== raven ==
// system_top
module system_top (
    input  wire         clk, 
    input  wire         rst,
    input  wire         rx,
    output wire         tx,
    input  wire         miso,
    output wire         sclk,
    output wire         mosi,
    output wire         cs_n,
    output wire         nrst_pd,
    output wire [4:0]   pwm_servos,  
    input  wire [4:0]   input_ir,
	output wire [4:0] led_busy,
	output wire         led1, led2
);
Size: about 4800 cells after synthesis, roughly 26 I/O pins, ~44000 um2 of cells after synthesis.
make LEC_CHECK=0 ABC_AREA=1 CAP_MARGIN=20 CORE_MARGIN=2 CORE_UTILIZATION=72 CTS_CLUSTER_DIAMETER=295 CTS_CLUSTER_SIZE=10 HOLD_SLACK_MARGIN=0.29 PLACE_DENSITY_LB_ADDON=0.01 SETUP_SLACK_MARGIN=0.49 SLEW_MARGIN=20 TNS_END_PERCENT=10 finish   # period 2.68 ns
run.sh (not shown) runs the stock make flow with config.mk's settings and CLKGATE_MAP_FILE=.
raven completed end to end; final checks failed (negative setup slack).
#### Input delta (cedar over raven)
-- flow/config.mk --
<<< raven, line 13
export CTS_CLUSTER_SIZE = 10
>>> cedar, line 13
export CTS_CLUSTER_SIZE = 16
<<< raven, line 15
export PLACE_DENSITY_LB_ADDON = 0.01
>>> cedar, line 15
export PLACE_DENSITY = 0.37
[summary]
- [flow] cedar | stages: complete | final checks: fail | reason: negative setup slack
- Going from raven to cedar, final critical path time including I/O delays and setup lower, aggregate negative setup slack higher, first-iteration DRC count lower, post-route clock period utilization lower.
- Count of cells resized by post-cts repair (raven / cedar): 5.5
- Summary — via count, cedar relative to raven: lower, by about 4%.
- cedar gives less final cell count than raven did.
- Per the comparison of cedar with raven, non-clock buffer count lower; total wire length after detailed routing lower.
For onyx, these inputs were changed with respect to cedar:
==> flow/config.mk <==
export PLATFORM = sky130hd
export DESIGN_NAME = system_top
export DESIGN_NICKNAME = system_top
export VERILOG_FILES = /design/flow/design.v
export SDC_FILE = /design/flow/constraint.sdc
export NUM_CORES = 4
export LEC_CHECK = 0
export CAP_MARGIN = 20
export CORE_ASPECT_RATIO = 0.72
export CORE_MARGIN = 2
export CORE_UTILIZATION = 70
export SLEW_MARGIN = 20
## What came out
onyx ended up with comm_inst.rx_fifo.dout[3] as its start point of the critical path; cedar ended up with comm_inst.rx_fifo.dout[2]. Compared onyx vs cedar, and relative contribution of the clock network to total power is up in onyx. Routed wire length in onyx is 4.6% higher than in cedar. Yosys stat cell total | onyx below cedar. No crash in onyx: every stage finished, but the layout fails its final checks due to negative setup slack.
The inputs of maple differ from those of onyx as listed below.
-- flow/config.mk --
<<< onyx, line 9
export CORE_ASPECT_RATIO = 0.72
>>> maple, line 9
==> flow/constraint.sdc <==
create_clock -name core_clock -period 2.71 [get_ports {clk}]
set_input_delay 0.5420 -clock core_clock [delete_from_list [all_inputs] [get_ports {clk}]]
set_output_delay 0.5420 -clock core_clock [all_outputs]
set_load 0.01 [all_outputs]
### Flow results
- From the logs: onyx reached the end of the flow and failed the layout checks with negative setup slack.
- Completing all stages was not enough for maple: its layout failed the final checks because of negative setup slack.
- Re proportion of power drawn by combinational gates: onyx was higher than maple.
- Going from onyx to maple, the area used by multi-input combinational logic was found to have gone up by 60 um2.
- maple -> onyx: number of cells after detailed placement flat
- Going from onyx to maple, summed area of non-filler cells in the final layout rose 1.1%, total number of vias now sits at about the same level, post-layout total power now larger, die area shows no meaningful change, post-detailed-routing wire length +1.8 mm.
- In the flow results for onyx and maple, the power per cell area is smaller on onyx.
- Going from onyx to maple, met1 layer usage reported by global route shrinks by 3.8 points.
### maple -> fjord
-- flow/config.mk --
<<< maple, line 10
export CORE_UTILIZATION = 70
>>> fjord, line 10
export CORE_UTILIZATION = 40
==> flow/constraint.sdc <==
create_clock -name core_clock -period 8.0 [get_ports {clk}]
set_input_delay 1.6000 -clock core_clock [delete_from_list [all_inputs] [get_ports {clk}]]
set_output_delay 1.6000 -clock core_clock [all_outputs]
set_load 0.01 [all_outputs]
==> comparison <==
fjord reached the end of the flow, and the finished layout is clean on the timing, design-rule and antenna checks.
Higher number of CTS-inserted buffers among maple and fjord: fjord
Final layout net count (higher): maple
Of maple and fjord, the higher global-route met2 utilization belongs to maple.
The via count reported for fjord is smaller than that of maple by 3913.
Diff maple -> fjord: final period utilization decreased by 62 points relative to the old numbers; post-route cell area fell about 5%; total area of multi-input combinational cells shrank by about 4%; setup slack of the critical path after layout went up 3880 ps; wire length went down 19 mm.
[compare] base=maple new=fjord: sequential share of layout area rose by 2.5 points, post-layout instance count excluding filler cells now sits higher.
Setup changes, fjord to yarrow
-- flow/config.mk --
<<< fjord, line 8
export CAP_MARGIN = 20
>>> yarrow, line 8
export ABC_AREA = 1
export CAP_MARGIN = 30
export CELL_PAD_IN_SITES_DETAIL_PLACEMENT = 2
export CELL_PAD_IN_SITES_GLOBAL_PLACEMENT = 1
<<< fjord, line 11
>>> yarrow, line 14
export CTS_CLUSTER_SIZE = 56
export GPL_ROUTABILITY_DRIVEN = 0
export GPL_TIMING_DRIVEN = 0
<<< fjord, line 12
>>> yarrow, line 18
export TNS_END_PERCENT = 10
==> comparison <==
yarrow and fjord ended up with roughly the same share of synthesized cell area in full adder, half adder and majority cells. Comparing yarrow with fjord, the starting utilization of the core area came out essentially unchanged. The final period utilization in yarrow sits 3.8 points above the value recorded for fjord. The register fraction of the total cell area in yarrow sits 1.7 points below the value recorded for fjord. yarrow vs fjord: inserted tap cell count up in yarrow. When the final numbers for yarrow and fjord were put side by side, the placed instance count turned out to be smaller in fjord. Maximum frequency from static timing analysis, yarrow and fjord: larger value in fjord. fjord has lower synthesized cell count than yarrow.

* * *

## run A
system_top again, from the RTL that the note above started with.
// system_top
module system_top (
    input  wire         clk, 
    input  wire         rst,
    input  wire         rx,
    output wire         tx,
    input  wire         miso,
    output wire         sclk,
    output wire         mosi,
    output wire         cs_n,
    output wire         nrst_pd,
    output wire [4:0]   pwm_servos,  
    input  wire [4:0]   input_ir,
	output wire [4:0] led_busy,
	output wire         led1, led2
);
export LEC_CHECK = 0
export CAP_MARGIN = 20
export CELL_PAD_IN_SITES_GLOBAL_PLACEMENT = 2
export CORE_MARGIN = 2
export CORE_UTILIZATION = 57
export CTS_CLUSTER_DIAMETER = 387
export GPL_TIMING_DRIVEN = 0
export PLACE_DENSITY_LB_ADDON = 0.24
export SETUP_SLACK_MARGIN = 0.39
export SLEW_MARGIN = 0
create_clock -name core_clock -period 3.25 [get_ports {clk}]
STATUS run=run A STAGES=ALL_DONE FINAL_CHECKS=FAILED CAUSE=negative setup slack
## Diff of input files: run B against run A
Settings: SLEW_MARGIN now 20, was 0; CTS_CLUSTER_SIZE now 44, previously not set; GPL_TIMING_DRIVEN no longer set, was 0; CELL_PAD_IN_SITES_GLOBAL_PLACEMENT no longer set, was 2; SETUP_SLACK_MARGIN now -0.68, was 0.39; CORE_UTILIZATION now 58, was 57; CTS_CLUSTER_DIAMETER no longer set, was 387; PLACE_DENSITY_LB_ADDON no longer set, was 0.24; the clock period (ns, I/O delays scaled along) now 6.87, was 3.25.
Results
Summary of run A and run B: one run falls short of a clean finish, namely run A.
Run A had finished all stages when the layout checks came back failing, citing negative setup slack.
Measured against each other, run B and run A differ in number of nets in the final layout, the higher figure coming from run A.
Run B and run A ended up with roughly the same register clock-pin slew on the reported worst setup and hold paths.
Run A → run B: part of the cycle the worst path needs lower, die area lower.
Total routing usage reported by global routing, run B and run A: larger value in run A
Across both runs, average wire per cell in the routed design was lower for run B than for run A.
Run B vs run A — clock-buffer cell count dropped 1.
In run B, the global routing usage on met2 came out 8.0 points below the value in run A.
Looking at run B and run A, the distinct cell type count of the synthesized netlist is a wash.
Setup changes, run B to run C
Settings: SETUP_SLACK_MARGIN: -0.68 -> unset; CTS_CLUSTER_SIZE: 44 -> unset; CORE_UTILIZATION: 58 -> 60; the clock period (ns, I/O delays scaled along): 6.87 -> 3.33.
[summary]
Total power: run C worse than run B
Depth of the most critical reg-to-reg path ended up 2 higher on run C than on run B.
The buffer count excluding the clock tree in the final layout of run C is higher than that of run B.
Power consumed by combinational cells of run C exceeds that of run B by more than 100%.
~same combinational fraction of design power in run B and run C
Critical path depth: run C > run B
--- input diff run C..run D ---
Settings: ABC_AREA: unset -> 1; CORE_UTILIZATION: 60 -> 45; the clock period (ns, I/O delays scaled along): 3.33 -> 6.29.
--- outcome ---
Having completed the whole flow, run D delivered a layout that passed the timing, design-rule and antenna checks. Of run D and run C, it is run D that has the higher setup slack. Capture point of the worst path = comm_inst.handler.tx_buf[4][3]$_DFFE_PP_: run C; capture point of the worst path = comm_inst.handler.rx_buf[13][1]$_DFFE_PP_: run D. Number of setup violations in the final report came out exactly the same in run C and run D. Synthesized area grows slightly when moving from run C to run D.

* * *

Starting RTL as in the previous note.
clock: 5.34 ns
lec_check: 0
cap_margin: 20
cell_pad_in_sites_detail_placement: 2
cell_pad_in_sites_global_placement: 0
core_aspect_ratio: 1.92
core_margin: 10
core_utilization: 38
cts_cluster_size: 84
gpl_routability_driven: 1
gpl_timing_driven: 1
place_density: 0.52
slew_margin: 20
Next try:
- CELL_PAD_IN_SITES_DETAIL_PLACEMENT: 2 -> unset
- CELL_PAD_IN_SITES_GLOBAL_PLACEMENT: 0 -> unset
- CORE_ASPECT_RATIO: 1.92 -> unset
- CORE_MARGIN: 10 -> 2
- CORE_UTILIZATION: 38 -> 58
- CTS_CLUSTER_SIZE: 84 -> 44
- GPL_ROUTABILITY_DRIVEN: 1 -> unset
- GPL_TIMING_DRIVEN: 1 -> unset
- PLACE_DENSITY: 0.52 -> unset
- clock period: 5.34 -> 5.39 ns (I/O delays scaled with it)
Outcome: Register-to-register slack hardly moves. Power grows by 0.96%. Clock power grows by about 4%. Via count shrinks by 3.5%. Cell area shrinks by about 0.6%. Maximum frequency shrinks by about 1.2%. Critical path depth grows by 1. Clock-buffer cell count grows by 9.
Next try:
- CORE_UTILIZATION: 58 -> 40
- CTS_CLUSTER_SIZE: 44 -> unset
- clock period: 5.39 -> 3.2 ns (I/O delays scaled with it)
Outcome:
- fmax went up by a quarter to a third
- worst setup slack is worse by 1.0 ns
- combinational power rose by well over a third
Next try:
- CORE_UTILIZATION: 40 -> 72
- PLACE_DENSITY_LB_ADDON: unset -> 0.01
- SETUP_SLACK_MARGIN: unset -> 1.0
- clock period: 3.2 -> 3.58 ns (I/O delays scaled with it)
What happened: Non-clock buffer count went up by 22; wire length rises by 22%; final cell count drops by 11%.
Power is estimated from default activity; no workload was simulated.
